`design/flow/run.sh`:
```
#!/bin/bash
# the make line also repeats each setting of config.mk as NAME=value (left out here)
make -C /OpenROAD-flow-scripts/flow DESIGN_CONFIG=/design/flow/config.mk WORK_HOME=/design/flow/orfs CLKGATE_MAP_FILE= finish
```
`design/flow/design.v`:
```
module sort_top (
  input             clk,
  input      [31:0] a, b, c, d, e, f,
  output reg [31:0] m, n, o, p, q, r
);
  reg  [31:0] a_q, b_q, c_q, d_q, e_q, f_q;
  wire [31:0] m_w, n_w, o_w, p_w, q_w, r_w;
  always @(posedge clk) begin
    a_q <= a; b_q <= b; c_q <= c; d_q <= d; e_q <= e; f_q <= f;
    m <= m_w; n <= n_w; o <= o_w; p <= p_w; q <= q_w; r <= r_w;
  end
  sort u_sort (
    .a(a_q), .b(b_q), .c(c_q), .d(d_q), .e(e_q), .f(f_q),
    .m(m_w), .n(n_w), .o(o_w), .p(p_w), .q(q_w), .r(r_w)
  );
endmodule

module sort(
  input [31:0]a,b,c,d,e,f,
  output reg [31:0]m,n,o,p,q,r);
  reg [31:0]mem[5:0];
  reg [31:0]t;
  always@(*)
    begin
      mem[0]=a;
      mem[1]=b;
      mem[2]=c;
      mem[3]=d;
      mem[4]=e;
      mem[5]=f;
      for(int i=0;i<6;i++)
        begin
          for(int j=0;j<5;j++)
            begin
              if(mem[j]<mem[j+1])
                begin
                  t = mem[j];
                  mem[j]=mem[j+1];
                  mem[j+1]=t;
                end
            end
        end
      m=mem[0];
      n=mem[1];
      o=mem[2];
      p=mem[3];
      q=mem[4];
      r=mem[5];
    end
endmodule
```
`design/flow/config.mk`:
```
export PLATFORM = sky130hd
export DESIGN_NAME = sort_top
export DESIGN_NICKNAME = sort_top
export VERILOG_FILES = /design/flow/design.v
export SDC_FILE = /design/flow/constraint.sdc
export NUM_CORES = 4
export LEC_CHECK = 0
export ABC_AREA = 0
export CAP_MARGIN = 20
export CELL_PAD_IN_SITES_DETAIL_PLACEMENT = 0
export CORE_ASPECT_RATIO = 0.59
export CORE_MARGIN = 3
export CORE_UTILIZATION = 58
export CTS_CLUSTER_SIZE = 46
export GPL_ROUTABILITY_DRIVEN = 0
export GPL_TIMING_DRIVEN = 1
export MAX_ROUTING_LAYER = met5
export SLEW_MARGIN = 20
```
`design/flow/constraint.sdc`:
```
create_clock -name core_clock -period 41.2 [get_ports {clk}]
set_input_delay 8.2400 -clock core_clock [delete_from_list [all_inputs] [get_ports {clk}]]
set_output_delay 8.2400 -clock core_clock [all_outputs]
set_load 0.01 [all_outputs]
```
==> run_results.csv, run 1 <==
group,metric,value,unit
run_status,outcome,"aborted with a tool error",
run_status,haltStage,"global routing",
run_status,first-error,"[ERROR GRT-0232] Routing congestion too high. Check the congestion heatmap in the GUI.",
clock_tree,numCtsBuffers,37,
yosys,syn_area_per_cell,7.00,µm²
yosys,area_leaders,"ha_1 22%, dfxtp_1 15%, a21oi_1 9.9%",
yosys,simple_gate_share,20.1,%
clock_tree,clock-sinks,384,
yosys,syn_area,0.0509,mm²
clock_tree,cts_root_buf,"clkbuf_16",
floorplanning,die_height,234,µm
yosys,ys_chip_area,0.0509,mm²
floorplanning,die-area,0.0914,mm²
floorplanning,initCoreUtil,59.2,%
yosys,seq_area_frac_synth,15.1,%
global_routing,overflow,213,
clock_tree,clockBufferDepth,3,
yosys,top_logic_kind,"AND-OR/OR-AND gates",
place,dp_cells,10896,
place,placed_area,0.0740,mm²
yosys,synthesis.nets,8354,
place,place_hpwl,236000,µm
yosys,synthAoiAreaFrac,27.1,%
yosys,syn_inst,7270,
floorplanning,die_x,392,µm
yosys,synthArstFlopShare,0,%
yosys,ys_ff,384,
yosys,ys_sh_xor,0,%
yosys,netlist.area_leader.share,21.9,%
yosys,common_cells,"1004 x a21oi_1, 891 x ha_1, 863 x o21ai_0",
floorplanning,pin_count,385,
yosys,synth.most_common_cell,"a21oi_1",
yosys,ys_cells,7270,
place,port_buffers,384,
yosys,ys_types,96,
yosys,synth_warnings,3,
yosys,top_area_cell,"ha_1",
floorplanning,coreArea,0.0859,mm²
yosys,mux_area_share,9.57,%
clock_tree,htree_num_levels,2,
yosys,fa_ha_area_share,22.0,%
global_routing,grtUsageTotal,84.7,%
yosys,synth-edff-count,0,
floorplanning,rows,82,
yosys,flop_cell,"dfxtp_1",
## metal layers
metal,track usage [%],overflow
met5,64.1,7
met4,80.4,76
met3,78.2,25
met2,94.9,85
met1,83.9,20
## through the flow
| stage | hold slack, ns | setup WS (ns) |
|---|---|---|
| floorplan | 1.19 | 0.0138 |
| detailed placement | 1.74 | -3.87 |
| global placement | 1.68 | -1.67 |
| CTS | 1.76 | 0.00637 |
## timing repair
item,in CTS
hold buffers,0
endpoints found under the setup margin,96
pin swaps,78
cloned,13
buffers inserted,51
resized,270
==> run 2: changes to the inputs <==
CORE_ASPECT_RATIO = 1.46   (was 0.59)
CORE_UTILIZATION = 45   (was 58)
CTS_CLUSTER_SIZE = 90   (was 46)
GPL_ROUTABILITY_DRIVEN = 1   (was 0)
HOLD_SLACK_MARGIN = 0.28   (was not set)
PLACE_DENSITY = 0.35   (was not set)
clock period = 23.8 ns   (was 41.2 ns; I/O delays follow)
==> run 2 against run 1 <==
Effect of this change:
- die area up 28%
- synthesized cell count unchanged
- area after synthesis unchanged
- the run again fails in global routing
==> run_results.csv, run 2 <==
group,metric,value,unit
run_status,outcome,"aborted with a tool error",
run_status,haltStage,"global routing",
run_status,first-error,"[ERROR GRT-0116] Global routing finished with congestion. Check the congestion regions in the DRC Viewer.",
global_routing,grtUsageTotal,59.3,%
floorplanning,coreArea,0.112,mm²
clock_tree,clock-sinks,384,
place,port_buffers,384,
clock_tree,numCtsBuffers,37,
yosys,synth.most_common_cell,"a21oi_1",
yosys,synthArstFlopShare,0,%
yosys,common_cells,"1004 x a21oi_1, 891 x ha_1, 863 x o21ai_0",
yosys,netlist.area_leader.share,21.9,%
floorplanning,die_height,412,µm
yosys,simple_gate_share,20.1,%
yosys,ys_cells,7270,
yosys,ys_types,96,
place,place_hpwl,249000,µm
yosys,synthesis.nets,8354,
yosys,fa_ha_area_share,22.0,%
floorplanning,die-area,0.117,mm²
yosys,top_area_cell,"ha_1",
clock_tree,cts_root_buf,"clkbuf_16",
yosys,syn_area,0.0509,mm²
yosys,ys_ff,384,
yosys,syn_area_per_cell,7.00,µm²
floorplanning,initCoreUtil,45.5,%
place,gp_congestion,1.16,
yosys,area_leaders,"ha_1 22%, dfxtp_1 15%, a21oi_1 9.9%",
yosys,ys_sh_xor,0,%
floorplanning,pin_count,385,
floorplanning,rows,148,
yosys,synth_warnings,3,
clock_tree,htree_num_levels,2,
clock_tree,clockBufferDepth,3,
place,place_ws,-17.40,ns
floorplanning,die_x,284,µm
place,dp_cells,12271,
yosys,mux_area_share,9.57,%
yosys,synth-edff-count,0,
yosys,synthAoiAreaFrac,27.1,%
yosys,seq_area_frac_synth,15.1,%
yosys,flop_cell,"dfxtp_1",
yosys,syn_inst,7270,
yosys,top_logic_kind,"AND-OR/OR-AND gates",
yosys,ys_chip_area,0.0509,mm²
clock_tree,cts_hold_buf,0,
global_routing,overflow,15,
## run 2: metrics by stage
stage,TNS (ns),cell area [µm²],hold slack [ns]
2_1_floorplan,-1788.42,52900,1.17
3_3_place_gp,-2370.20,83100,2.10
3_5_place_dp,-2489.18,83100,2.13
4_1_cts,-1969.68,89400,2.14
## run 2: timing repair
item | 4_1_cts
endpoints found under the setup margin | 192
setup buffers | 196
gates cloned | 38
resized | 664
pin swaps | 194
## run 2: metal layers
layer  track usage, %  GRT overflow
met2             91.0             7
met1             53.2             0
met5             2.04             0
met3             26.1             1
met4             73.5             7
==> run 3: changes to the inputs <==
ABC_AREA = not set   (was 0)
CELL_PAD_IN_SITES_DETAIL_PLACEMENT = not set   (was 0)
CORE_ASPECT_RATIO = 1.96   (was 1.46)
CORE_MARGIN = 2   (was 3)
CORE_UTILIZATION = 40   (was 45)
CTS_CLUSTER_DIAMETER = 381   (was not set)
CTS_CLUSTER_SIZE = 100   (was 90)
GPL_ROUTABILITY_DRIVEN = not set   (was 1)
GPL_TIMING_DRIVEN = not set   (was 1)
HOLD_SLACK_MARGIN = not set   (was 0.28)
MAX_ROUTING_LAYER = not set   (was met5)
PLACE_DENSITY = not set   (was 0.35)
TNS_END_PERCENT = 5   (was not set)
clock period = 44.0 ns   (was 23.8 ns; I/O delays follow)
==> run 3 against run 2 <==
Effect of this change:
- the run again fails in global routing
- die area grew 11%
- area after synthesis is the same
- synthesized cell count is the same
==> run_results.csv, run 3 <==
group,metric,value,unit
yosys,netlist.area_leader.share,21.9,%
clock_tree,cts_hold_buf,0,
clock_tree,numCtsBuffers,7,
yosys,ys_cells,7270,
floorplanning,die_height,503,µm
place,port_buffers,384,
yosys,ys_types,96,
place,place_hpwl,302000,µm
yosys,flop_cell,"dfxtp_1",
run_status,first-error,"[ERROR GRT-0116] Global routing finished with congestion. Check the congestion regions in the DRC Viewer.",
run_status,outcome,"aborted with a tool error",
floorplanning,die_x,259,µm
yosys,synthArstFlopShare,0,%
yosys,top_area_cell,"ha_1",
yosys,ys_sh_xor,0,%
floorplanning,pin_count,385,
floorplanning,rows,183,
yosys,common_cells,"1004 x a21oi_1, 891 x ha_1, 863 x o21ai_0",
place,dp_cells,11861,
yosys,synthesis.nets,8354,
yosys,seq_area_frac_synth,15.1,%
place,gp_congestion,1.45,
yosys,mux_area_share,9.57,%
place,placed_area,0.0779,mm²
global_routing,grtUsageTotal,74.8,%
global_routing,overflow,1484,
yosys,synth-edff-count,0,
run_status,haltStage,"global routing",
clock_tree,post_cts_buffers,0,
place,place_ws,-1.35,ns
floorplanning,die-area,0.130,mm²
yosys,synthAoiAreaFrac,27.1,%
yosys,top_logic_kind,"AND-OR/OR-AND gates",
clock_tree,clock-sinks,384,
yosys,syn_area,0.0509,mm²
yosys,area_leaders,"ha_1 22%, dfxtp_1 15%, a21oi_1 9.9%",
yosys,ys_ff,384,
clock_tree,cts_root_buf,"clkbuf_16",
clock_tree,htree_num_levels,1,
yosys,synth_warnings,3,
yosys,simple_gate_share,20.1,%
floorplanning,initCoreUtil,40.2,%
yosys,ys_chip_area,0.0509,mm²
clock_tree,clockBufferDepth,3,
yosys,syn_inst,7270,
floorplanning,coreArea,0.127,mm²
yosys,synth.most_common_cell,"a21oi_1",
yosys,syn_area_per_cell,7.00,µm²
yosys,fa_ha_area_share,22.0,%
==> run 3: repair_timing <==
item,CTS
endpoints found under the setup margin,64
resized,34
gates cloned,0
==> run 3: stage by stage <==
stage | TNS, ns
floorplan | 0
global placement | -52.38
detailed placement | -83.73
CTS | 0
==> run 3: layer usage <==
layer	overflow	global-route usage, %
met1	6	69.8
met2	962	96.2
met3	27	56.9
met4	483	82.1
met5	6	24.8
==> run 4: changes to the inputs <==
ABC_AREA = 0   (was not set)
CELL_PAD_IN_SITES_DETAIL_PLACEMENT = 2   (was not set)
CORE_ASPECT_RATIO = 0.59   (was 1.96)
CORE_MARGIN = 3   (was 2)
CORE_UTILIZATION = 31   (was 40)
CTS_CLUSTER_DIAMETER = 340   (was 381)
CTS_CLUSTER_SIZE = 46   (was 100)
GPL_ROUTABILITY_DRIVEN = 0   (was not set)
GPL_TIMING_DRIVEN = 0   (was not set)
MAX_ROUTING_LAYER = met5   (was not set)
PLACE_DENSITY_LB_ADDON = 0.13   (was not set)
SETUP_SLACK_MARGIN = 5.0   (was not set)
TNS_END_PERCENT = not set   (was 5)
clock period = 29.1 ns   (was 44.0 ns; I/O delays follow)
==> run 4 against run 3 <==
Effect of this change:
- synthesized cell count is the same
- the run again fails in global routing
- die area is 30% higher
- area after synthesis unchanged
==> run_results.csv, run 4 <==
group,metric,value,unit
yosys,synth_warnings,3,
clock_tree,htree_num_levels,1,
floorplanning,die_height,317,µm
floorplanning,pin_count,385,
place,port_buffers,384,
yosys,fa_ha_area_share,22.0,%
yosys,top_area_cell,"ha_1",
yosys,synthesis.nets,8354,
yosys,common_cells,"1004 x a21oi_1, 891 x ha_1, 863 x o21ai_0",
yosys,synth.most_common_cell,"a21oi_1",
yosys,ys_sh_xor,0,%
yosys,seq_area_frac_synth,15.1,%
run_status,outcome,"aborted with a tool error",
yosys,synthAoiAreaFrac,27.1,%
yosys,top_logic_kind,"AND-OR/OR-AND gates",
yosys,syn_inst,7270,
clock_tree,clockBufferDepth,3,
place,dp_cells,9844,
yosys,syn_area,0.0509,mm²
yosys,synthArstFlopShare,0,%
yosys,syn_area_per_cell,7.00,µm²
floorplanning,rows,113,
yosys,mux_area_share,9.57,%
floorplanning,die_x,533,µm
floorplanning,initCoreUtil,31.4,%
yosys,ys_cells,7270,
yosys,netlist.area_leader.share,21.9,%
place,place_hpwl,273000,µm
yosys,ys_ff,384,
clock_tree,clock-sinks,384,
place,place_ws,-23.94,ns
clock_tree,numCtsBuffers,12,
clock_tree,cts_hold_buf,0,
yosys,synth-edff-count,0,
run_status,haltStage,"global routing",
floorplanning,die-area,0.169,mm²
yosys,simple_gate_share,20.1,%
floorplanning,coreArea,0.162,mm²
yosys,flop_cell,"dfxtp_1",
yosys,ys_chip_area,0.0509,mm²
yosys,ys_types,96,
yosys,area_leaders,"ha_1 22%, dfxtp_1 15%, a21oi_1 9.9%",
clock_tree,cts_root_buf,"clkbuf_16",
run 4: timing repair:
item / in CTS
cloned: 7
hold endpoints to repair: 0
gates resized: 1084
setup buffers: 267
pin swaps: 137
endpoints found under the setup margin: 192
run 4: through the flow:
step | utilization, % | instance area, µm² | hold WS [ns]
4_1_cts | 41.2 | 66700 | 1.86
3_5_place_dp | 36.7 | 59500 | 1.86
3_3_place_gp | 36.7 | 59400 | 1.78
2_1_floorplan | - | 52900 | 1.17
==> run 5: changes to the inputs <==
CORE_ASPECT_RATIO = not set   (was 0.59)
CORE_MARGIN = 6   (was 3)
CORE_UTILIZATION = 40   (was 31)
CTS_CLUSTER_DIAMETER = 156   (was 340)
CTS_CLUSTER_SIZE = not set   (was 46)
GPL_ROUTABILITY_DRIVEN = not set   (was 0)
MAX_ROUTING_LAYER = not set   (was met5)
PLACE_DENSITY_LB_ADDON = not set   (was 0.13)
SETUP_SLACK_MARGIN = not set   (was 5.0)
clock period = 44.0 ns   (was 29.1 ns; I/O delays follow)
==> run 5 against run 4 <==
Effect of this change:
- the flow stops in clock tree synthesis
- area after synthesis is the same
- die area decreased by 20%
- synthesized cell count stayed put
==> run_results.csv, run 5 <==
group,metric,value,unit
yosys,synthArstFlopShare,0,%
floorplanning,initCoreUtil,40.4,%
place,port_buffers,384,
yosys,top_logic_kind,"AND-OR/OR-AND gates",
yosys,synth-edff-count,0,
yosys,ys_chip_area,0.0509,mm²
yosys,simple_gate_share,20.1,%
yosys,synthesis.nets,8354,
place,gp_congestion,1.05,
yosys,synth.most_common_cell,"a21oi_1",
yosys,syn_area,0.0509,mm²
floorplanning,die-area,0.136,mm²
yosys,netlist.area_leader.share,21.9,%
run_status,first-error,"[ERROR DPL-0033] detailed placement checks failed during check placement.",
yosys,synthAoiAreaFrac,27.1,%
place,place_hpwl,284000,µm
yosys,common_cells,"1004 x a21oi_1, 891 x ha_1, 863 x o21ai_0",
yosys,ys_sh_xor,0,%
yosys,ys_ff,384,
floorplanning,rows,130,
yosys,ys_cells,7270,
floorplanning,pin_count,385,
yosys,flop_cell,"dfxtp_1",
floorplanning,die_x,369,µm
yosys,area_leaders,"ha_1 22%, dfxtp_1 15%, a21oi_1 9.9%",
floorplanning,die_height,369,µm
yosys,syn_inst,7270,
yosys,ys_types,96,
floorplanning,coreArea,0.126,mm²
yosys,syn_area_per_cell,7.00,µm²
yosys,fa_ha_area_share,22.0,%
yosys,top_area_cell,"ha_1",
run_status,outcome,"aborted with a tool error",
run_status,haltStage,"clock tree synthesis",
yosys,synth_warnings,3,
yosys,mux_area_share,9.57,%
place,dp_cells,9308,
yosys,seq_area_frac_synth,15.1,%
## run 5: per-stage QoR
stage          setup WS [ns]  instance area (µm²)  setup TNS, ns  hold slack [ns]
3_3_place_gp          -15.64                56800       -1953.59             1.75
3_5_place_dp          -18.24                56800       -2289.85             1.91
2_1_floorplan          0.136                50900              0             1.19
==> run 6: changes to the inputs <==
ABC_AREA = 1   (was 0)
CAP_MARGIN = 15   (was 20)
CORE_ASPECT_RATIO = 1.65   (was not set)
CORE_MARGIN = 3   (was 6)
CORE_UTILIZATION = 25   (was 40)
CTS_CLUSTER_DIAMETER = 215   (was 156)
CTS_CLUSTER_SIZE = 22   (was not set)
GPL_ROUTABILITY_DRIVEN = 0   (was not set)
GPL_TIMING_DRIVEN = 1   (was 0)
MAX_ROUTING_LAYER = met5   (was not set)
PLACE_DENSITY_LB_ADDON = 0.13   (was not set)
SETUP_SLACK_MARGIN = 5.0   (was not set)
TNS_END_PERCENT = 15   (was not set)
clock period = 29.1 ns   (was 44.0 ns; I/O delays follow)
==> run 6 against run 5 <==
Effect of this change:
- the run fails in global routing
- synthesized cell count grew 7.5%
- area after synthesis decreased by 5.4%
- die area increased by 46%
==> run_results.csv, run 6 <==
group,metric,value,unit
yosys,simple_gate_share,28.9,%
floorplanning,die_x,348,µm
yosys,syn_area,0.0481,mm²
yosys,common_cells,"2707 x nand2_1, 1741 x o21ai_0, 891 x ha_1",
run_status,outcome,"aborted with a tool error",
yosys,ys_cells,7817,
place,port_buffers,384,
yosys,area_leaders,"ha_1 23%, nand2_1 21%, o21ai_0 18%",
yosys,syn_inst,7817,
yosys,ys_ff,384,
yosys,synthesis.nets,8901,
yosys,fa_ha_area_share,23.2,%
yosys,mux_area_share,0,%
global_routing,overflow,56,
clock_tree,numCtsBuffers,21,
run_status,first-error,"[ERROR GRT-0116] Global routing finished with congestion. Check the congestion regions in the DRC Viewer.",
yosys,flop_cell,"dfxtp_1",
yosys,synth.most_common_cell,"nand2_1",
yosys,synthAoiAreaFrac,25.5,%
clock_tree,cts_root_buf,"clkbuf_16",
floorplanning,coreArea,0.191,mm²
run_status,haltStage,"global routing",
yosys,ys_types,38,
yosys,ys_sh_xor,0,%
floorplanning,die-area,0.198,mm²
floorplanning,pin_count,385,
yosys,syn_area_per_cell,6.16,µm²
yosys,top_area_cell,"ha_1",
global_routing,grtUsageTotal,49.6,%
floorplanning,initCoreUtil,25.2,%
yosys,top_logic_kind,"simple AND/OR/NAND/NOR gates",
yosys,synth-edff-count,0,
clock_tree,clock-sinks,384,
place,place_ws,-3.77,ns
yosys,seq_area_frac_synth,16.0,%
clock_tree,cts_hold_buf,0,
floorplanning,rows,206,
place,place_hpwl,297000,µm
yosys,synthArstFlopShare,0,%
yosys,synth_warnings,3,
floorplanning,die_height,570,µm
yosys,ys_chip_area,0.0481,mm²
clock_tree,clockBufferDepth,3,
clock_tree,htree_num_levels,1,
yosys,netlist.area_leader.share,23.2,%
## run 6: routing by layer
| layer | GRT usage (%) | GRT overflow |
|---|---|---|
| met1 | 43.1 | 0 |
| met2 | 75.4 | 33 |
| met3 | 25.4 | 0 |
| met4 | 60.2 | 23 |
| met5 | 4.35 | 0 |
## run 6: stage by stage
step | instances | TNS (ns) | cell area, µm²
4_1_cts | 12805 | 0 | 77200
3_5_place_dp | 12615 | -306.95 | 72400
3_3_place_gp | 12615 | -144.85 | 72400
2_1_floorplan | 7817 | 0 | 49900
## run 6: timing repair
action	4_1_cts
pin swaps	125
endpoints found under the setup margin	192
setup buffers	121
gates cloned	46
gates resized	710
==> run 7: changes to the inputs <==
CAP_MARGIN = 20   (was 15)
CELL_PAD_IN_SITES_DETAIL_PLACEMENT = not set   (was 2)
CORE_ASPECT_RATIO = not set   (was 1.65)
CORE_MARGIN = 2   (was 3)
CORE_UTILIZATION = 58   (was 25)
CTS_CLUSTER_DIAMETER = 227   (was 215)
CTS_CLUSTER_SIZE = not set   (was 22)
GPL_ROUTABILITY_DRIVEN = not set   (was 0)
GPL_TIMING_DRIVEN = not set   (was 1)
MAX_ROUTING_LAYER = met4   (was met5)
PLACE_DENSITY_LB_ADDON = not set   (was 0.13)
SETUP_SLACK_MARGIN = not set   (was 5.0)
TNS_END_PERCENT = not set   (was 15)
clock period = 38.2 ns   (was 29.1 ns; I/O delays follow)
==> run 7 against run 6 <==
Effect of this change:
- area after synthesis is the same
- synthesized cell count is the same
- the run now finishes clean
- die area shrank 57%
==> run_results.csv, run 7 <==
group,metric,value,unit
clock_tree,clock-sinks,384,
yosys,synthArstFlopShare,0,%
final_timing,slew_violations,0,
setup_path,crit_start,"a_q[27]",
place,place_hpwl,178000,µm
setup_path,slowest_delay,1.03,ns
final_timing,fin_crit_sh,95.6,%
cells_and_area,flop_area,0.00769,mm²
floorplanning,coreArea,0.0821,mm²
clock_tree,clockBufferDepth,3,
place,port_buffers,384,
yosys,synth_warnings,3,
setup_path,crit_arrival,37.03,ns
final_timing,finClkSkew,0.0276,ns
run,maxCapViolations,0,
run_status,outcome,"no timing/DRC/antenna violations",
global_routing,grt_max_degree,90,
run,warning_count,29,
cells_and_area,final-comb-area,0.0374,mm²
clock_tree,numCtsBuffers,38,
worst_hold_path,holdCritPathClass,"flip-flop to flip-flop",
floorplanning,die_height,292,µm
final_timing,finalHoldViolations,0,
setup_path,cp_max_fo,86,
detailed_routing,routedWlPerCell,23.2,µm
yosys,flop_cell,"dfxtp_1",
global_routing,antenna_found_initial,5,
setup_path,critPathSlowestCell,"o21ai_0",
detailed_routing,drc,0,
clock_tree,post_cts_buffers,0,
yosys,ys_chip_area,0.0481,mm²
detailed_routing,viasPerCell,6.36,
yosys,synth-edff-count,0,
global_routing,grtUsageTotal,50.8,%
yosys,synthesis.nets,8901,
yosys,seq_area_frac_synth,16.0,%
place,placed_area,0.0552,mm²
global_routing,overflow,0,
yosys,ys_types,38,
worst_hold_path,min_path_cells,12,
setup_path,critPathTopFamily,"AND-OR/OR-AND gates",
yosys,ys_cells,7817,
place,dp_cells,9317,
yosys,fa_ha_area_share,23.2,%
final_timing,worst_pin_slew,1.36,ns
clock_tree,post_cts_resized,0,
setup_path,crit_end,"q[1]",
clock_tree,cts_hold_buf,0,
yosys,simple_gate_share,28.9,%
setup_path,cp.depth,156,
yosys,ys_sh_xor,0,%
place,gp_congestion,1.16,
yosys,syn_area_per_cell,6.16,µm²
setup_path,crit_top_cell,"nand2_1",
setup_path,worst-r2r-setup-slack,1.70,ns
final_timing,max_freq,0.0274,GHz
yosys,mux_area_share,0,%
cells_and_area,nets,9381,
detailed_routing,drt_iter0_drc,7473,
clock_tree,clk_pin_slew_worst_paths,0.06,ns
clock_tree,htree_num_levels,2,
worst_hold_path,hp-start,"e_q[1]",
setup_path,worst-path-buf-inv,29,
detailed_routing,drtPass1Iterations,22,
yosys,syn_inst,7817,
floorplanning,rows,105,
floorplanning,initCoreUtil,58.6,%
clock_tree,cts_tree,"yes",
floorplanning,die-area,0.0853,mm²
detailed_routing,wl,218000,µm
yosys,synth.most_common_cell,"nand2_1",
final_timing,setup_viol,0,
cells_and_area,finalInstanceArea,0.0566,mm²
detailed_routing,ant_nets,0,
setup_path,crit_path_end_kind,"flip-flop",
yosys,area_leaders,"ha_1 23%, nand2_1 21%, o21ai_0 18%",
setup_path,start_kind,"flip-flop",
setup_path,crit_type,"flip-flop to flip-flop",
yosys,syn_area,0.0481,mm²
final_timing,post-route-min-period,36.50,ns
setup_path,cp.required,38.73,ns
clock_tree,cts_root_buf,"clkbuf_16",
yosys,netlist.area_leader.share,23.2,%
yosys,synthAoiAreaFrac,25.5,%
setup_path,worstReg2RegStart,"a_q[27]",
yosys,ys_ff,384,
cells_and_area,area_delta_synth_final,17.7,%
detailed_routing,via_count,59784,
cells_and_area,nFillCells,7250,
yosys,top_logic_kind,"simple AND/OR/NAND/NOR gates",
yosys,top_area_cell,"ha_1",
setup_path,reg2reg_to,"q[1]",
setup_path,worstRegToRegCells,156,
cells_and_area,final_util,69.0,%
clock_tree,clk_latency,0.61,ns
final_timing,max_slew_margin,8.16,%
global_routing,grt_pass1_wl,321000,µm
floorplanning,pin_count,385,
yosys,common_cells,"2707 x nand2_1, 1741 x o21ai_0, 891 x ha_1",
floorplanning,die_x,292,µm
cells_and_area,instances_no_fill,9401,
global_routing,grt_pass1_vias,54622,
worst_hold_path,hold_end,"m[1]",
## run 7: final cells by class
type | count | area share [%]
clock buffers | 57 | 2.06
repair buffers | 819 | 13.0
inverters | 413 | 2.83
diodes | 7 | 0.0309
clock inverters | 10 | 0.159
repair inverters | 1 | 0.0133
well taps | 1070 | 2.36
multi-input cells | 6640 | 66.0
flip-flops and latches | 384 | 13.6
## run 7: layer usage
| layer | track usage [%] | vias up | share of wire (%) |
|---|---|---|---|
| met4 | 49.7 | 0 | 12 |
| met1 | 52.0 | 26521 | 34 |
| li1 | - | 27810 | - |
| met2 | 78.6 | 3954 | 43 |
| met5 | - | - | 0 |
| met3 | 13.0 | 1499 | 11 |
## run 7: stage by stage
step	hold WS, ns	setup slack (ns)	TNS, ns
6_report	1.98	1.70	0
5_1_grt	2.04	-0.165	-7.83
4_1_cts	1.83	0.444	0
3_5_place_dp	1.82	0.676	0
3_3_place_gp	1.78	1.23	0
2_1_floorplan	1.22	5.19	0
==> run 8: changes to the inputs <==
ABC_AREA = 0   (was 1)
CELL_PAD_IN_SITES_DETAIL_PLACEMENT = 0   (was not set)
CORE_ASPECT_RATIO = 0.59   (was not set)
CORE_UTILIZATION = 71   (was 58)
CTS_CLUSTER_DIAMETER = not set   (was 227)
CTS_CLUSTER_SIZE = 54   (was not set)
GPL_ROUTABILITY_DRIVEN = 0   (was not set)
GPL_TIMING_DRIVEN = 1   (was not set)
MAX_ROUTING_LAYER = met5   (was met4)
PLACE_DENSITY_LB_ADDON = 0.24   (was not set)
SETUP_SLACK_MARGIN = -0.83   (was not set)
clock period = 22.6 ns   (was 38.2 ns; I/O delays follow)
==> run 8 against run 7 <==
Effect of this change:
- the flow now stops in detailed placement
- synthesized cell count down 7.0%
- area after synthesis up 5.7%
- die area down 13%
==> run_results.csv, run 8 <==
group,metric,value,unit
yosys,synth.most_common_cell,"a21oi_1",
yosys,synth_warnings,3,
yosys,netlist.area_leader.share,21.9,%
place,port_buffers,384,
yosys,syn_area_per_cell,7.00,µm²
yosys,ys_sh_xor,0,%
run_status,haltStage,"detailed placement",
yosys,ys_types,96,
floorplanning,die-area,0.0739,mm²
yosys,syn_inst,7270,
run_status,first-error,"[ERROR DPL-0038] Utilization greater than 100%, impossible to legalize",
yosys,ys_ff,384,
yosys,top_logic_kind,"AND-OR/OR-AND gates",
floorplanning,initCoreUtil,71.7,%
yosys,flop_cell,"dfxtp_1",
yosys,ys_cells,7270,
yosys,common_cells,"1004 x a21oi_1, 891 x ha_1, 863 x o21ai_0",
yosys,syn_area,0.0509,mm²
yosys,simple_gate_share,20.1,%
yosys,top_area_cell,"ha_1",
floorplanning,rows,75,
yosys,area_leaders,"ha_1 22%, dfxtp_1 15%, a21oi_1 9.9%",
yosys,synthesis.nets,8354,
yosys,synth-edff-count,0,
yosys,synthAoiAreaFrac,27.1,%
run_status,outcome,"aborted with a tool error",
yosys,fa_ha_area_share,22.0,%
yosys,synthArstFlopShare,0,%
floorplanning,pin_count,385,
floorplanning,coreArea,0.0709,mm²
yosys,mux_area_share,9.57,%
floorplanning,die_height,210,µm
floorplanning,die_x,353,µm
yosys,ys_chip_area,0.0509,mm²
yosys,seq_area_frac_synth,15.1,%
[run 8: stage by stage]
step / setup TNS (ns) / hold slack, ns / area, µm²
3_3_place_gp: -2346.51 / 1.99 / 79900
2_1_floorplan: -2018.82 / 1.17 / 52900
==> run 9: changes to the inputs <==
ABC_AREA = not set   (was 0)
CORE_ASPECT_RATIO = not set   (was 0.59)
CORE_MARGIN = 5   (was 2)
CORE_UTILIZATION = 63   (was 71)
CTS_CLUSTER_DIAMETER = 53   (was not set)
CTS_CLUSTER_SIZE = not set   (was 54)
GPL_ROUTABILITY_DRIVEN = not set   (was 0)
GPL_TIMING_DRIVEN = not set   (was 1)
MAX_ROUTING_LAYER = not set   (was met5)
PLACE_DENSITY_LB_ADDON = 0.03   (was 0.24)
SETUP_SLACK_MARGIN = -2.0   (was -0.83)
clock period = 44.1 ns   (was 22.6 ns; I/O delays follow)
==> run 9 against run 8 <==
Effect of this change:
- die area rose by 17%
- the run fails in global routing
- synthesized cell count stayed put
- area after synthesis unchanged
==> run_results.csv, run 9 <==
group,metric,value,unit
clock_tree,htree_num_levels,2,
yosys,flop_cell,"dfxtp_1",
yosys,synth.most_common_cell,"a21oi_1",
clock_tree,clock-sinks,384,
yosys,synthArstFlopShare,0,%
yosys,netlist.area_leader.share,21.9,%
yosys,ys_chip_area,0.0509,mm²
place,port_buffers,384,
yosys,synth_warnings,3,
yosys,seq_area_frac_synth,15.1,%
yosys,syn_inst,7270,
place,place_ws,-0.758,ns
yosys,syn_area_per_cell,7.00,µm²
yosys,ys_types,96,
place,gp_congestion,1.28,
floorplanning,coreArea,0.0803,mm²
floorplanning,die_x,294,µm
clock_tree,cts_root_buf,"clkbuf_16",
clock_tree,cts_hold_buf,0,
yosys,syn_area,0.0509,mm²
floorplanning,die-area,0.0865,mm²
floorplanning,initCoreUtil,63.4,%
global_routing,grtUsageTotal,76.4,%
clock_tree,clockBufferDepth,3,
yosys,synthesis.nets,8354,
yosys,ys_cells,7270,
run_status,outcome,"aborted with a tool error",
yosys,fa_ha_area_share,22.0,%
yosys,ys_sh_xor,0,%
floorplanning,pin_count,385,
yosys,ys_ff,384,
yosys,area_leaders,"ha_1 22%, dfxtp_1 15%, a21oi_1 9.9%",
global_routing,overflow,352,
yosys,synth-edff-count,0,
yosys,common_cells,"1004 x a21oi_1, 891 x ha_1, 863 x o21ai_0",
yosys,simple_gate_share,20.1,%
clock_tree,numCtsBuffers,41,
floorplanning,die_height,294,µm
clock_tree,post_cts_buffers,0,
yosys,mux_area_share,9.57,%
yosys,synthAoiAreaFrac,27.1,%
yosys,top_logic_kind,"AND-OR/OR-AND gates",
place,place_hpwl,203000,µm
floorplanning,rows,104,
yosys,top_area_cell,"ha_1",
run_status,haltStage,"global routing",
run_status,first-error,"[ERROR GRT-0232] Routing congestion too high. Check the congestion heatmap in the GUI.",
## run 9: through the flow
step	cells	hold slack (ns)	utilization (%)	area, µm²
4_1_cts	9879	1.68	83.9	67300
2_1_floorplan	7270	1.19	-	50900
3_3_place_gp	9805	1.48	82.1	65900
3_5_place_dp	9805	1.62	82.1	65900
## run 9: repair_timing
| action | 4_1_cts |
|---|---|
| pin swaps | 1 |
| gates cloned | 1 |
| endpoints found under the setup margin | 15 |
| resized | 2 |
## run 9: per-layer routing
| layer | GRT usage, % | overflow |
|---|---|---|
| met4 | 77.0 | 153 |
| met1 | 75.6 | 9 |
| met2 | 92.6 | 167 |
| met5 | 27.5 | 2 |
| met3 | 62.6 | 21 |
==> run 10: changes to the inputs <==
ABC_AREA = 0   (was not set)
CORE_ASPECT_RATIO = 0.59   (was not set)
CORE_MARGIN = 3   (was 5)
CORE_UTILIZATION = 58   (was 63)
CTS_CLUSTER_DIAMETER = not set   (was 53)
CTS_CLUSTER_SIZE = 46   (was not set)
GPL_ROUTABILITY_DRIVEN = 0   (was not set)
GPL_TIMING_DRIVEN = 1   (was not set)
MAX_ROUTING_LAYER = met4   (was not set)
PLACE_DENSITY_LB_ADDON = not set   (was 0.03)
SETUP_SLACK_MARGIN = not set   (was -2.0)
clock period = 42.2 ns   (was 44.1 ns; I/O delays follow)
==> run 10 against run 9 <==
Effect of this change:
- synthesized cell count did not move
- the run again fails in global routing
- die area increased by 5.7%
- area after synthesis did not move
==> run_results.csv, run 10 <==
group,metric,value,unit
yosys,synth.most_common_cell,"a21oi_1",
global_routing,grtUsageTotal,106,%
yosys,netlist.area_leader.share,21.9,%
floorplanning,coreArea,0.0859,mm²
global_routing,overflow,7447,
run_status,haltStage,"global routing",
yosys,syn_inst,7270,
run_status,outcome,"aborted with a tool error",
clock_tree,numCtsBuffers,35,
yosys,ys_cells,7270,
yosys,syn_area_per_cell,7.00,µm²
yosys,synth-edff-count,0,
clock_tree,htree_num_levels,2,
yosys,fa_ha_area_share,22.0,%
floorplanning,die_height,234,µm
yosys,synthArstFlopShare,0,%
yosys,simple_gate_share,20.1,%
floorplanning,pin_count,385,
yosys,mux_area_share,9.57,%
yosys,top_area_cell,"ha_1",
yosys,synthesis.nets,8354,
yosys,seq_area_frac_synth,15.1,%
yosys,synthAoiAreaFrac,27.1,%
clock_tree,clockBufferDepth,3,
yosys,syn_area,0.0509,mm²
yosys,ys_ff,384,
yosys,ys_sh_xor,0,%
yosys,ys_types,96,
yosys,synth_warnings,3,
yosys,flop_cell,"dfxtp_1",
clock_tree,cts_root_buf,"clkbuf_16",
clock_tree,clock-sinks,384,
floorplanning,die-area,0.0914,mm²
place,place_ws,-2.39,ns
floorplanning,rows,82,
yosys,top_logic_kind,"AND-OR/OR-AND gates",
yosys,common_cells,"1004 x a21oi_1, 891 x ha_1, 863 x o21ai_0",
place,place_hpwl,239000,µm
run_status,first-error,"[ERROR GRT-0232] Routing congestion too high. Check the congestion heatmap in the GUI.",
place,dp_cells,10918,
yosys,ys_chip_area,0.0509,mm²
floorplanning,die_x,392,µm
yosys,area_leaders,"ha_1 22%, dfxtp_1 15%, a21oi_1 9.9%",
floorplanning,initCoreUtil,59.2,%
place,port_buffers,384,
## run 10: repair_timing
| action | CTS |
|---|---|
| gates resized | 181 |
| setup buffers | 45 |
| setup endpoints to repair | 96 |
| hold buffers | 0 |
| cloned | 8 |
| pin swaps | 35 |
## run 10: metal layers
layer  global-route usage (%)  overflow
met5                        -         -
met4                      106      1040
met3                     98.6      1035
met2                      122      4136
met1                     97.8      1236
## run 10: stage by stage
step	hold slack, ns	TNS, ns	cell area, µm²
floorplan	1.19	0	51000
detailed placement	1.76	-148.76	74100
CTS	1.80	0	76600
global placement	1.67	-45.55	74100
==> run 11: changes to the inputs <==
ABC_AREA = not set   (was 0)
CELL_PAD_IN_SITES_DETAIL_PLACEMENT = not set   (was 0)
CORE_ASPECT_RATIO = not set   (was 0.59)
CORE_MARGIN = 2   (was 3)
CTS_CLUSTER_SIZE = not set   (was 46)
GPL_ROUTABILITY_DRIVEN = not set   (was 0)
GPL_TIMING_DRIVEN = not set   (was 1)
clock period = 41.8 ns   (was 42.2 ns; I/O delays follow)
==> run 11 against run 10 <==
Effect of this change:
- the layout now fails its checks (max-capacitance violations, max-slew violations, negative setup slack)
- die area down 1.5%
- synthesized cell count unchanged
- area after synthesis unchanged
==> run_results.csv, run 11 <==
group,metric,value,unit
detailed_routing,viasPerCell,6.95,
yosys,top_logic_kind,"AND-OR/OR-AND gates",
floorplanning,die-area,0.0901,mm²
global_routing,grt_pass1_vias,56813,
clock_tree,numCtsBuffers,39,
detailed_routing,wl,274000,µm
detailed_routing,drc,0,
worst_hold_path,holdCritPathClass,"flip-flop to flip-flop",
clock_tree,clk_latency,0.66,ns
cells_and_area,final_util,79.7,%
yosys,netlist.area_leader.share,21.9,%
cells_and_area,area_delta_synth_final,36.2,%
global_routing,grt_pass1_wl,344000,µm
final_timing,layout_setup_ws,-3.97,ns
cells_and_area,nets,9571,
cells_and_area,flop_area,0.00769,mm²
setup_path,worstReg2RegStart,"b_q[21]",
yosys,synthesis.nets,8354,
yosys,common_cells,"1004 x a21oi_1, 891 x ha_1, 863 x o21ai_0",
global_routing,antenna_found_initial,26,
place,place_hpwl,192000,µm
clock_tree,cts_tree,"yes",
setup_path,reg2reg_to,"r[6]",
setup_path,cp.depth,199,
yosys,top_area_cell,"ha_1",
yosys,synthAoiAreaFrac,27.1,%
final_timing,max_slew_margin,-116,%
final_timing,max_freq,0.0218,GHz
global_routing,overflow,0,
cells_and_area,nFillCells,5938,
yosys,syn_inst,7270,
cells_and_area,finalInstanceArea,0.0693,mm²
detailed_routing,via_count,67520,
setup_path,worst-path-buf-inv,34,
yosys,ys_cells,7270,
final_timing,finClkSkew,0.0421,ns
clock_tree,cts_root_buf,"clkbuf_16",
clock_tree,cts_hold_buf,0,
setup_path,worstRegToRegCells,199,
yosys,synth.most_common_cell,"a21oi_1",
yosys,ys_chip_area,0.0509,mm²
clock_tree,clock-sinks,384,
floorplanning,rows,108,
floorplanning,die_height,300,µm
place,place_ws,-1.80,ns
setup_path,crit_start,"b_q[21]",
final_timing,worst_pin_slew,3.21,ns
setup_path,critPathSlowestCell,"mux2i_1",
yosys,seq_area_frac_synth,15.1,%
detailed_routing,drt_iter0_drc,12659,
global_routing,grt_max_degree,71,
floorplanning,coreArea,0.0869,mm²
yosys,syn_area,0.0509,mm²
yosys,ys_sh_xor,0,%
worst_hold_path,hp-start,"f_q[30]",
clock_tree,clockBufferDepth,3,
global_routing,grtUsageTotal,51.7,%
yosys,syn_area_per_cell,7.00,µm²
final_timing,setup_viol,96,
yosys,ys_types,96,
setup_path,crit_path_end_kind,"flip-flop",
setup_path,worst-r2r-setup-slack,-3.97,ns
yosys,simple_gate_share,20.1,%
worst_hold_path,min_path_cells,10,
place,gp_congestion,1.21,
final_timing,post-route-min-period,45.77,ns
yosys,ys_ff,384,
yosys,flop_cell,"dfxtp_1",
detailed_routing,routedWlPerCell,28.2,µm
clock_tree,clk_pin_slew_worst_paths,0.06,ns
place,placed_area,0.0619,mm²
setup_path,crit_top_cell,"ha_1",
floorplanning,pin_count,385,
run_status,outcome,"finished with violations",
setup_path,slowest_delay,1.93,ns
floorplanning,initCoreUtil,58.6,%
yosys,synthArstFlopShare,0,%
clock_tree,htree_num_levels,2,
final_timing,finalHoldViolations,0,
setup_path,crit_type,"flip-flop to flip-flop",
run_status,violatedChecks,"max-capacitance violations, max-slew violations, negative setup slack",
yosys,area_leaders,"ha_1 22%, dfxtp_1 15%, a21oi_1 9.9%",
detailed_routing,ant_nets,0,
worst_hold_path,hold_end,"q[30]",
run,warning_count,29,
cells_and_area,final-comb-area,0.0431,mm²
setup_path,critPathTopFamily,"AND-OR/OR-AND gates",
setup_path,start_kind,"flip-flop",
setup_path,cp.required,42.36,ns
final_timing,fin_crit_sh,109,%
setup_path,crit_end,"r[6]",
run,maxCapViolations,12,
detailed_routing,drtPass1Iterations,17,
floorplanning,die_x,300,µm
setup_path,cp_max_fo,50,
final_timing,slew_violations,54,
final_timing,rsz0062_at_grt,"true",
yosys,synth-edff-count,0,
yosys,mux_area_share,9.57,%
yosys,fa_ha_area_share,22.0,%
final_timing,fin_tns_setup,-277.76,ns
place,port_buffers,384,
yosys,synth_warnings,3,
setup_path,crit_arrival,46.33,ns
[run 11: metal layers]
metal	wire length, µm	part of all wire, %	vias up	GRT usage (%)
met2	111000	40	6210	79.8
met1	86300	31	29972	53.9
met5	0	0	-	-
li1	-	-	28697	-
met3	40600	15	2641	12.2
met4	36600	13	0	50.3
[run 11: through the flow]
step,hold WS [ns],cells
floorplan,1.19,7270
global placement,1.56,9330
detailed placement,1.60,9330
CTS,1.60,9419
global route,1.80,9707
finish,1.69,9713
[run 11: what timing repair did]
| item | 4_1_cts | 5_1_grt |
|---|---|---|
| pin swaps | 11 | 145 |
| buffers inserted | 14 | 190 |
| gates cloned | 7 | 57 |
| setup endpoints to repair | 64 | 96 |
| gates resized | 132 | 719 |
[run 11: final cells by class]
cell class / instances / share of cell area [%]
timing repair buffer: 1512 / 20.1
sequential: 384 / 11.1
clock buffer: 57 / 1.68
inverter: 459 / 2.49
clock inverter: 11 / 0.155
antenna: 44 / 0.159
tap: 1155 / 2.09
multi-input combinational: 6091 / 62.2
==> run 12: changes to the inputs <==
ABC_AREA = 0   (was not set)
CAP_MARGIN = 0   (was 20)
CELL_PAD_IN_SITES_DETAIL_PLACEMENT = 0   (was not set)
CORE_ASPECT_RATIO = 0.59   (was not set)
CORE_UTILIZATION = 71   (was 58)
CTS_CLUSTER_SIZE = 74   (was not set)
GPL_ROUTABILITY_DRIVEN = 0   (was not set)
GPL_TIMING_DRIVEN = 1   (was not set)
MAX_ROUTING_LAYER = met5   (was met4)
PLACE_DENSITY_LB_ADDON = 0.24   (was not set)
SETUP_SLACK_MARGIN = -0.83   (was not set)
clock period = 19.6 ns   (was 41.8 ns; I/O delays follow)
==> run 12 against run 11 <==
Effect of this change:
- die area shrank 18%
- area after synthesis is the same
- the run now fails in detailed placement
- synthesized cell count is the same
==> run_results.csv, run 12 <==
group,metric,value,unit
yosys,area_leaders,"ha_1 22%, dfxtp_1 15%, a21oi_1 9.9%",
yosys,mux_area_share,9.57,%
yosys,netlist.area_leader.share,21.9,%
floorplanning,initCoreUtil,71.7,%
yosys,ys_cells,7270,
yosys,syn_area,0.0509,mm²
floorplanning,die-area,0.0739,mm²
yosys,ys_sh_xor,0,%
yosys,flop_cell,"dfxtp_1",
floorplanning,die_x,353,µm
run_status,haltStage,"detailed placement",
yosys,synth_warnings,3,
yosys,synthArstFlopShare,0,%
yosys,seq_area_frac_synth,15.1,%
floorplanning,die_height,210,µm
yosys,synth.most_common_cell,"a21oi_1",
run_status,first-error,"[ERROR DPL-0038] Utilization greater than 100%, impossible to legalize",
yosys,synth-edff-count,0,
yosys,simple_gate_share,20.1,%
place,port_buffers,384,
yosys,fa_ha_area_share,22.0,%
yosys,common_cells,"1004 x a21oi_1, 891 x ha_1, 863 x o21ai_0",
yosys,synthAoiAreaFrac,27.1,%
yosys,syn_area_per_cell,7.00,µm²
yosys,ys_types,96,
yosys,synthesis.nets,8354,
yosys,top_area_cell,"ha_1",
run_status,outcome,"aborted with a tool error",
yosys,top_logic_kind,"AND-OR/OR-AND gates",
yosys,ys_ff,384,
floorplanning,pin_count,385,
yosys,syn_inst,7270,
floorplanning,rows,75,
yosys,ys_chip_area,0.0509,mm²
floorplanning,coreArea,0.0709,mm²
run 12: metrics by stage:
| step | worst slack [ns] | instances | instance area, µm² | setup TNS, ns |
|---|---|---|---|---|
| global placement | -19.41 | 11439 | 80000 | -2947.42 |
| floorplan | -17.33 | 7270 | 52900 | -2594.82 |
==> run 13: changes to the inputs <==
ABC_AREA = 1   (was 0)
CAP_MARGIN = 20   (was 0)
CELL_PAD_IN_SITES_DETAIL_PLACEMENT = not set   (was 0)
CORE_ASPECT_RATIO = not set   (was 0.59)
CORE_UTILIZATION = 72   (was 71)
CTS_CLUSTER_SIZE = not set   (was 74)
GPL_ROUTABILITY_DRIVEN = not set   (was 0)
GPL_TIMING_DRIVEN = not set   (was 1)
MAX_ROUTING_LAYER = not set   (was met5)
PLACE_DENSITY = 0.43   (was not set)
PLACE_DENSITY_LB_ADDON = not set   (was 0.24)
SETUP_SLACK_MARGIN = not set   (was -0.83)
TNS_END_PERCENT = 15   (was not set)
clock period = 26.4 ns   (was 19.6 ns; I/O delays follow)
==> run 13 against run 12 <==
Effect of this change:
- the run again fails in detailed placement
- synthesized cell count up 7.5%
- die area down 6.7%
- area after synthesis down 5.4%
==> run_results.csv, run 13 <==
group,metric,value,unit
yosys,synthArstFlopShare,0,%
yosys,ys_sh_xor,0,%
yosys,mux_area_share,0,%
yosys,synthAoiAreaFrac,25.5,%
floorplanning,coreArea,0.0660,mm²
yosys,syn_area_per_cell,6.16,µm²
floorplanning,die-area,0.0689,mm²
floorplanning,initCoreUtil,72.9,%
floorplanning,die_height,263,µm
place,port_buffers,384,
floorplanning,die_x,263,µm
yosys,synth-edff-count,0,
yosys,ys_types,38,
place,gp_congestion,1.22,
yosys,area_leaders,"ha_1 23%, nand2_1 21%, o21ai_0 18%",
yosys,syn_inst,7817,
floorplanning,pin_count,385,
yosys,ys_ff,384,
run_status,haltStage,"detailed placement",
yosys,simple_gate_share,28.9,%
yosys,ys_cells,7817,
yosys,seq_area_frac_synth,16.0,%
yosys,flop_cell,"dfxtp_1",
yosys,syn_area,0.0481,mm²
yosys,netlist.area_leader.share,23.2,%
yosys,synth_warnings,3,
yosys,top_logic_kind,"simple AND/OR/NAND/NOR gates",
run_status,first-error,"[ERROR DPL-0038] Utilization greater than 100%, impossible to legalize",
run_status,outcome,"aborted with a tool error",
floorplanning,rows,94,
yosys,common_cells,"2707 x nand2_1, 1741 x o21ai_0, 891 x ha_1",
yosys,ys_chip_area,0.0481,mm²
yosys,fa_ha_area_share,23.2,%
yosys,synth.most_common_cell,"nand2_1",
yosys,top_area_cell,"ha_1",
yosys,synthesis.nets,8901,
==> run 13: per-stage QoR <==
step           TNS (ns)  setup slack [ns]
3_3_place_gp     -75.47             -1.23
2_1_floorplan         0            0.0101
==> run 14: changes to the inputs <==
CTS_CLUSTER_DIAMETER = 394   (was not set)
CTS_CLUSTER_SIZE = 98   (was not set)
SETUP_SLACK_MARGIN = 1.13   (was not set)
clock period = 19.7 ns   (was 26.4 ns; I/O delays follow)
==> run 14 against run 13 <==
Effect of this change:
- the run again fails in detailed placement
- synthesized cell count unchanged
- die area unchanged
- area after synthesis is the same
==> run_results.csv, run 14 <==
group,metric,value,unit
floorplanning,die-area,0.0689,mm²
yosys,ys_chip_area,0.0481,mm²
place,port_buffers,384,
yosys,syn_inst,7817,
yosys,ys_sh_xor,0,%
yosys,ys_cells,7817,
run_status,first-error,"[ERROR DPL-0038] Utilization greater than 100%, impossible to legalize",
floorplanning,die_x,263,µm
yosys,syn_area,0.0481,mm²
yosys,synthAoiAreaFrac,25.5,%
yosys,synth.most_common_cell,"nand2_1",
yosys,area_leaders,"ha_1 23%, nand2_1 21%, o21ai_0 18%",
run_status,outcome,"aborted with a tool error",
floorplanning,die_height,263,µm
yosys,synthesis.nets,8901,
yosys,synth-edff-count,0,
floorplanning,coreArea,0.0660,mm²
yosys,fa_ha_area_share,23.2,%
yosys,ys_ff,384,
floorplanning,pin_count,385,
floorplanning,rows,94,
yosys,mux_area_share,0,%
yosys,top_area_cell,"ha_1",
yosys,netlist.area_leader.share,23.2,%
yosys,top_logic_kind,"simple AND/OR/NAND/NOR gates",
yosys,common_cells,"2707 x nand2_1, 1741 x o21ai_0, 891 x ha_1",
yosys,synth_warnings,3,
floorplanning,initCoreUtil,72.9,%
yosys,seq_area_frac_synth,16.0,%
yosys,ys_types,38,
yosys,flop_cell,"dfxtp_1",
run_status,haltStage,"detailed placement",
place,gp_congestion,1.27,
yosys,simple_gate_share,28.9,%
yosys,synthArstFlopShare,0,%
yosys,syn_area_per_cell,6.16,µm²
## run 14: metrics by stage
step,area (µm²),std cells,setup TNS (ns)
2_1_floorplan,49900,7817,-753.66
3_3_place_gp,72100,11253,-959.34
==> run 15: changes to the inputs <==
ABC_AREA = 0   (was 1)
CELL_PAD_IN_SITES_DETAIL_PLACEMENT = 0   (was not set)
CORE_ASPECT_RATIO = 0.97   (was not set)
CORE_UTILIZATION = 71   (was 72)
CTS_CLUSTER_DIAMETER = not set   (was 394)
CTS_CLUSTER_SIZE = 54   (was 98)
GPL_ROUTABILITY_DRIVEN = 1   (was not set)
GPL_TIMING_DRIVEN = 1   (was not set)
MAX_ROUTING_LAYER = met5   (was not set)
PLACE_DENSITY = not set   (was 0.43)
PLACE_DENSITY_LB_ADDON = 0.24   (was not set)
SETUP_SLACK_MARGIN = -0.83   (was 1.13)
TNS_END_PERCENT = not set   (was 15)
clock period = 16.7 ns   (was 19.7 ns; I/O delays follow)
==> run 15 against run 14 <==
Effect of this change:
- the run again fails in detailed placement
- area after synthesis rose by 5.7%
- die area is 7.1% higher
- synthesized cell count shrank 7.0%
==> run_results.csv, run 15 <==
group,metric,value,unit
yosys,ys_chip_area,0.0509,mm²
yosys,ys_ff,384,
yosys,ys_cells,7270,
floorplanning,die-area,0.0738,mm²
yosys,simple_gate_share,20.1,%
yosys,synthArstFlopShare,0,%
floorplanning,initCoreUtil,71.8,%
yosys,common_cells,"1004 x a21oi_1, 891 x ha_1, 863 x o21ai_0",
yosys,syn_inst,7270,
place,gp_congestion,1.29,
floorplanning,rows,96,
run_status,haltStage,"detailed placement",
floorplanning,coreArea,0.0709,mm²
run_status,first-error,"[ERROR DPL-0038] Utilization greater than 100%, impossible to legalize",
yosys,flop_cell,"dfxtp_1",
yosys,syn_area,0.0509,mm²
yosys,top_logic_kind,"AND-OR/OR-AND gates",
yosys,synthesis.nets,8354,
yosys,top_area_cell,"ha_1",
yosys,ys_types,96,
yosys,synth.most_common_cell,"a21oi_1",
run_status,outcome,"aborted with a tool error",
yosys,ys_sh_xor,0,%
floorplanning,die_x,276,µm
yosys,netlist.area_leader.share,21.9,%
yosys,area_leaders,"ha_1 22%, dfxtp_1 15%, a21oi_1 9.9%",
yosys,synth_warnings,3,
yosys,synthAoiAreaFrac,27.1,%
yosys,fa_ha_area_share,22.0,%
place,port_buffers,384,
floorplanning,pin_count,385,
floorplanning,die_height,268,µm
yosys,mux_area_share,9.57,%
yosys,synth-edff-count,0,
yosys,syn_area_per_cell,7.00,µm²
yosys,seq_area_frac_synth,15.1,%
[run 15: stage by stage]
stage | setup TNS (ns) | instance area (µm²) | hold WS [ns] | setup slack [ns]
after floorplan | -3151.62 | 52900 | 1.17 | -20.23
after global placement | -3379.39 | 78800 | 2.00 | -21.67
==> run 16: changes to the inputs <==
ABC_AREA = not set   (was 0)
CELL_PAD_IN_SITES_DETAIL_PLACEMENT = not set   (was 0)
CORE_ASPECT_RATIO = not set   (was 0.97)
CORE_UTILIZATION = 40   (was 71)
CTS_CLUSTER_SIZE = not set   (was 54)
GPL_ROUTABILITY_DRIVEN = not set   (was 1)
GPL_TIMING_DRIVEN = not set   (was 1)
HOLD_SLACK_MARGIN = 0.3   (was not set)
MAX_ROUTING_LAYER = not set   (was met5)
PLACE_DENSITY_LB_ADDON = not set   (was 0.24)
SETUP_SLACK_MARGIN = 4.99   (was -0.83)
TNS_END_PERCENT = 100   (was not set)
clock period = 23.8 ns   (was 16.7 ns; I/O delays follow)
==> run 16 against run 15 <==
Effect of this change:
- the layout now fails its checks (negative setup slack)
- area after synthesis is the same
- synthesized cell count is the same
- die area grew 76%
==> run_results.csv, run 16 <==
group,metric,value,unit
final_timing,max_freq,0.0254,GHz
yosys,seq_area_frac_synth,15.1,%
yosys,syn_inst,7270,
global_routing,antenna_found_initial,14,
setup_path,crit_path_end_kind,"flip-flop",
detailed_routing,wl,308000,µm
yosys,area_leaders,"ha_1 22%, dfxtp_1 15%, a21oi_1 9.9%",
floorplanning,pin_count,385,
run_status,outcome,"finished with violations",
final_timing,worst_pin_slew,0.989,ns
detailed_routing,drt_iter0_drc,6727,
final_timing,fin_tns_setup,-2144.35,ns
final_timing,fin_crit_sh,165,%
setup_path,worstReg2RegStart,"b_q[18]",
yosys,synth-edff-count,0,
floorplanning,die_height,361,µm
floorplanning,die-area,0.130,mm²
cells_and_area,finalInstanceArea,0.0938,mm²
worst_hold_path,min_path_cells,13,
yosys,synthesis.nets,8354,
setup_path,cp_max_fo,13,
run,warning_count,29,
setup_path,crit_type,"flip-flop to flip-flop",
yosys,synthAoiAreaFrac,27.1,%
yosys,top_area_cell,"ha_1",
detailed_routing,drc,0,
setup_path,cp.required,24.33,ns
place,place_hpwl,251000,µm
cells_and_area,instances_no_fill,12939,
detailed_routing,routedWlPerCell,23.8,µm
setup_path,crit_top_cell,"buf_4",
setup_path,worst-path-buf-inv,77,
final_timing,rsz0062_at_grt,"true",
yosys,ys_cells,7270,
yosys,synth.most_common_cell,"a21oi_1",
yosys,simple_gate_share,20.1,%
global_routing,grt_max_degree,56,
clock_tree,htree_num_levels,2,
yosys,fa_ha_area_share,22.0,%
setup_path,critPathSlowestCell,"or4_4",
detailed_routing,drtPass1Iterations,12,
clock_tree,clock-sinks,384,
yosys,syn_area,0.0509,mm²
place,port_buffers,384,
setup_path,crit_arrival,39.89,ns
final_timing,slew_violations,0,
final_timing,setup_viol,192,
setup_path,worstRegToRegCells,253,
floorplanning,die_x,361,µm
cells_and_area,area_delta_synth_final,84.4,%
setup_path,critPathTopFamily,"AND-OR/OR-AND gates",
setup_path,slowest_delay,0.57,ns
setup_path,worst-r2r-setup-slack,-15.56,ns
final_timing,layout_setup_ws,-15.56,ns
yosys,synth_warnings,3,
setup_path,start_kind,"flip-flop",
yosys,netlist.area_leader.share,21.9,%
yosys,flop_cell,"dfxtp_1",
clock_tree,clk_pin_slew_worst_paths,0.06,ns
run,maxCapViolations,0,
clock_tree,clk_latency,0.63,ns
floorplanning,rows,130,
global_routing,overflow,0,
clock_tree,cts_root_buf,"clkbuf_16",
final_timing,max_slew_margin,33.4,%
place,gp_congestion,1.10,
setup_path,cp.depth,253,
final_timing,finClkSkew,0.0137,ns
floorplanning,initCoreUtil,40.4,%
floorplanning,coreArea,0.126,mm²
clock_tree,clockBufferDepth,3,
final_timing,post-route-min-period,39.36,ns
global_routing,grt_pass1_vias,71886,
clock_tree,numCtsBuffers,41,
yosys,syn_area_per_cell,7.00,µm²
global_routing,grt_pass1_wl,440000,µm
setup_path,crit_start,"b_q[18]",
worst_hold_path,hp-start,"f_q[1]",
place,dp_cells,12416,
detailed_routing,via_count,73489,
yosys,synthArstFlopShare,0,%
cells_and_area,nets,12328,
detailed_routing,viasPerCell,5.68,
detailed_routing,ant_nets,0,
yosys,ys_chip_area,0.0509,mm²
yosys,ys_sh_xor,0,%
place,placed_area,0.0830,mm²
worst_hold_path,hold_end,"p[1]",
setup_path,crit_end,"r[26]",
global_routing,grtUsageTotal,44.6,%
run_status,violatedChecks,"negative setup slack",
yosys,ys_ff,384,
clock_tree,cts_tree,"yes",
yosys,ys_types,96,
yosys,mux_area_share,9.57,%
setup_path,reg2reg_to,"r[26]",
final_timing,finalHoldViolations,0,
yosys,common_cells,"1004 x a21oi_1, 891 x ha_1, 863 x o21ai_0",
yosys,top_logic_kind,"AND-OR/OR-AND gates",
worst_hold_path,holdCritPathClass,"flip-flop to flip-flop",
run 16: cell type report:
type / instances / area, µm²
fill: 9569 / 32100
sequential: 384 / 7700
clock inverter: 14 / 173
clock buffer: 59 / 1190
tap: 1650 / 2060
inverter: 459 / 1720
antenna: 15 / 37.5
timing repair buffer: 4272 / 35200
multi-input combinational: 6086 / 45700
run 16: per-layer routing:
metal  track usage, %  wire length (µm)  up-vias
li1                 -                 -    34148
met1             46.3            108000    33994
met2             75.5            139000     3786
met3             8.08             23000     1559
met4             43.3             37900        2
met5                0                16        -
run 16: metrics by stage:
stage                     util (%)  hold slack (ns)  worst slack (ns)
after global routing          74.5             2.17            -16.99
after floorplan                  -             1.17            -13.13
after detailed placement      66.0             2.04            -17.39
after CTS                     72.7             2.05            -13.82
final                         74.5             2.09            -15.56
after global placement        66.0             2.04            -16.81
run 16: repair_timing:
action,CTS,global route
pin swaps,254,155
gates resized,895,342
setup endpoints to repair,192,192
setup buffers,298,90
gates cloned,45,2
endpoints found under the hold margin,0,0
hold buffers,0,0
==> run 17: changes to the inputs <==
ABC_AREA = 0   (was not set)
CAP_MARGIN = 0   (was 20)
CELL_PAD_IN_SITES_DETAIL_PLACEMENT = 2   (was not set)
CELL_PAD_IN_SITES_GLOBAL_PLACEMENT = 3   (was not set)
CORE_UTILIZATION = 16   (was 40)
CTS_CLUSTER_DIAMETER = 52   (was not set)
GPL_ROUTABILITY_DRIVEN = 1   (was not set)
GPL_TIMING_DRIVEN = 0   (was not set)
HOLD_SLACK_MARGIN = not set   (was 0.3)
MAX_ROUTING_LAYER = met4   (was not set)
PLACE_DENSITY_LB_ADDON = 0.08   (was not set)
SETUP_SLACK_MARGIN = -1.28   (was 4.99)
TNS_END_PERCENT = 55   (was 100)
clock period = 25.4 ns   (was 23.8 ns; I/O delays follow)
==> run 17 against run 16 <==
Effect of this change:
- still fails the layout checks on negative setup slack
- clock skew rose by 0.021 ns
- first-iteration DRC count fell by 64%
- non-clock buffer count fell by 3308
- final cell count fell by 5.9%
- register-to-register slack got worse by 3.4 ns
- die area rose by 150%
- via count fell by 21%
- synthesized cell count did not move
- global-route usage fell by 22 points
- critical path type unchanged
- highest routed layer is now met4
==> run_results.csv, run 17 <==
group,metric,value,unit
run_status,outcome,"finished with violations",
run_status,violatedChecks,"negative setup slack",
clock_tree,cts_tree,"yes",
floorplanning,pin_count,385,
setup_path,critPathSlowestCell,"o21ai_0",
detailed_routing,drtPass1Iterations,5,
setup_path,cp.depth,247,
clock_tree,clk_pin_slew_worst_paths,0.06,ns
setup_path,critPathTopFamily,"AND-OR/OR-AND gates",
place,port_buffers,384,
yosys,synth-edff-count,0,
clock_tree,clock-sinks,384,
final_timing,timing.hold.ws,1.94,ns
floorplanning,die-area,0.323,mm²
cells_and_area,final_util,22.4,%
detailed_routing,routedWlPerCell,30.0,µm
yosys,synthArstFlopShare,0,%
yosys,flop_cell,"dfxtp_1",
setup_path,crit_end,"q[30]",
final_timing,rsz0062_at_grt,"true",
run,warning_count,29,
detailed_routing,via_count,58201,
setup_path,crit_type,"flip-flop to flip-flop",
yosys,netlist.area_leader.share,21.9,%
floorplanning,rows,207,
global_routing,grt_max_degree,16,
yosys,ys_sh_xor,0,%
global_routing,grt_pass1_wl,506000,µm
run,maxCapViolations,0,
yosys,common_cells,"1004 x a21oi_1, 891 x ha_1, 863 x o21ai_0",
worst_hold_path,holdCritPathClass,"flip-flop to flip-flop",
global_routing,grt_pass1_vias,63362,
setup_path,crit_top_cell,"a21oi_1",
setup_path,slowest_delay,0.82,ns
yosys,seq_area_frac_synth,15.1,%
cells_and_area,nets,9024,
yosys,top_logic_kind,"AND-OR/OR-AND gates",
setup_path,worst-r2r-setup-slack,-18.97,ns
setup_path,start_kind,"flip-flop",
setup_path,crit_path_end_kind,"flip-flop",
setup_path,worstReg2RegStart,"b_q[22]",
yosys,ys_ff,384,
floorplanning,initCoreUtil,16.0,%
final_timing,max_freq,0.0225,GHz
yosys,fa_ha_area_share,22.0,%
clock_tree,cts_root_buf,"clkbuf_16",
floorplanning,coreArea,0.317,mm²
yosys,area_leaders,"ha_1 22%, dfxtp_1 15%, a21oi_1 9.9%",
floorplanning,die_x,568,µm
worst_hold_path,hold_end,"q[5]",
yosys,synthesis.nets,8354,
setup_path,worstRegToRegCells,247,
detailed_routing,drt_iter0_drc,2429,
yosys,ys_types,96,
yosys,ys_cells,7270,
global_routing,grtUsageTotal,22.7,%
worst_hold_path,hp-start,"f_q[5]",
setup_path,cp_max_fo,10,
yosys,synth_warnings,3,
detailed_routing,ant_nets,0,
yosys,syn_inst,7270,
yosys,simple_gate_share,20.1,%
setup_path,crit_start,"b_q[22]",
yosys,top_area_cell,"ha_1",
final_timing,fin_tns_setup,-2776.39,ns
detailed_routing,wl,366000,µm
setup_path,reg2reg_to,"q[30]",
final_timing,setup_viol,192,
final_timing,post-route-min-period,44.37,ns
clock_tree,numCtsBuffers,57,
yosys,synthAoiAreaFrac,27.1,%
place,place_hpwl,325000,µm
yosys,ys_chip_area,0.0509,mm²
detailed_routing,drc,0,
yosys,synth.most_common_cell,"a21oi_1",
worst_hold_path,min_path_cells,10,
clock_tree,htree_num_levels,2,
global_routing,overflow,0,
yosys,mux_area_share,9.57,%
clock_tree,cts_hold_buf,0,
final_timing,slew_violations,0,
place,gp_congestion,0.887,
cells_and_area,area_delta_synth_final,39.4,%
setup_path,worst-path-buf-inv,41,
final_timing,finClkSkew,0.0350,ns
yosys,syn_area,0.0509,mm²
setup_path,crit_arrival,44.95,ns
floorplanning,die_height,568,µm
final_timing,fin_crit_sh,175,%
global_routing,antenna_found_initial,16,
final_timing,finalHoldViolations,0,
yosys,syn_area_per_cell,7.00,µm²
final_timing,max_slew_margin,17.2,%
final_timing,layout_setup_ws,-18.97,ns
clock_tree,clk_latency,0.73,ns
detailed_routing,viasPerCell,4.78,
final_timing,worst_pin_slew,1.23,ns
clock_tree,clockBufferDepth,3,
setup_path,cp.required,25.97,ns
[run 17: layout make-up]
cell class              instances  area, µm²
multi-input cells            6074      45400
clock inverters                25        290
clock buffers                  78       1670
diodes                          6       15.0
inverters                     459       1720
flip-flops and latches        384       7690
fillers                     36716     246000
repair buffers                615       6030
well taps                    4180       5230
plain buffers                 349       2890
[run 17: per-layer routing]
metal	vias up	track usage (%)	routed length, µm
met3	243	1.26	8330
met1	29715	30.0	175000
met4	0	4.08	7440
li1	27461	-	-
met2	782	38.5	175000
met5	-	-	0
[run 17: timing repair]
item                        CTS  global route
setup buffers               179            41
pin swaps                   107            45
setup endpoints to repair   192           192
cloned                        4             2
resized                    1088           168
[run 17: per-stage QoR]
stage / setup slack (ns) / area, µm² / std cells
floorplan: -11.53 / 52900 / 7270
global placement: -28.23 / 61900 / 11834
detailed placement: -28.22 / 62100 / 11840
CTS: -18.79 / 70000 / 12122
global route: -21.62 / 70900 / 12166
finish: -18.97 / 70900 / 12170
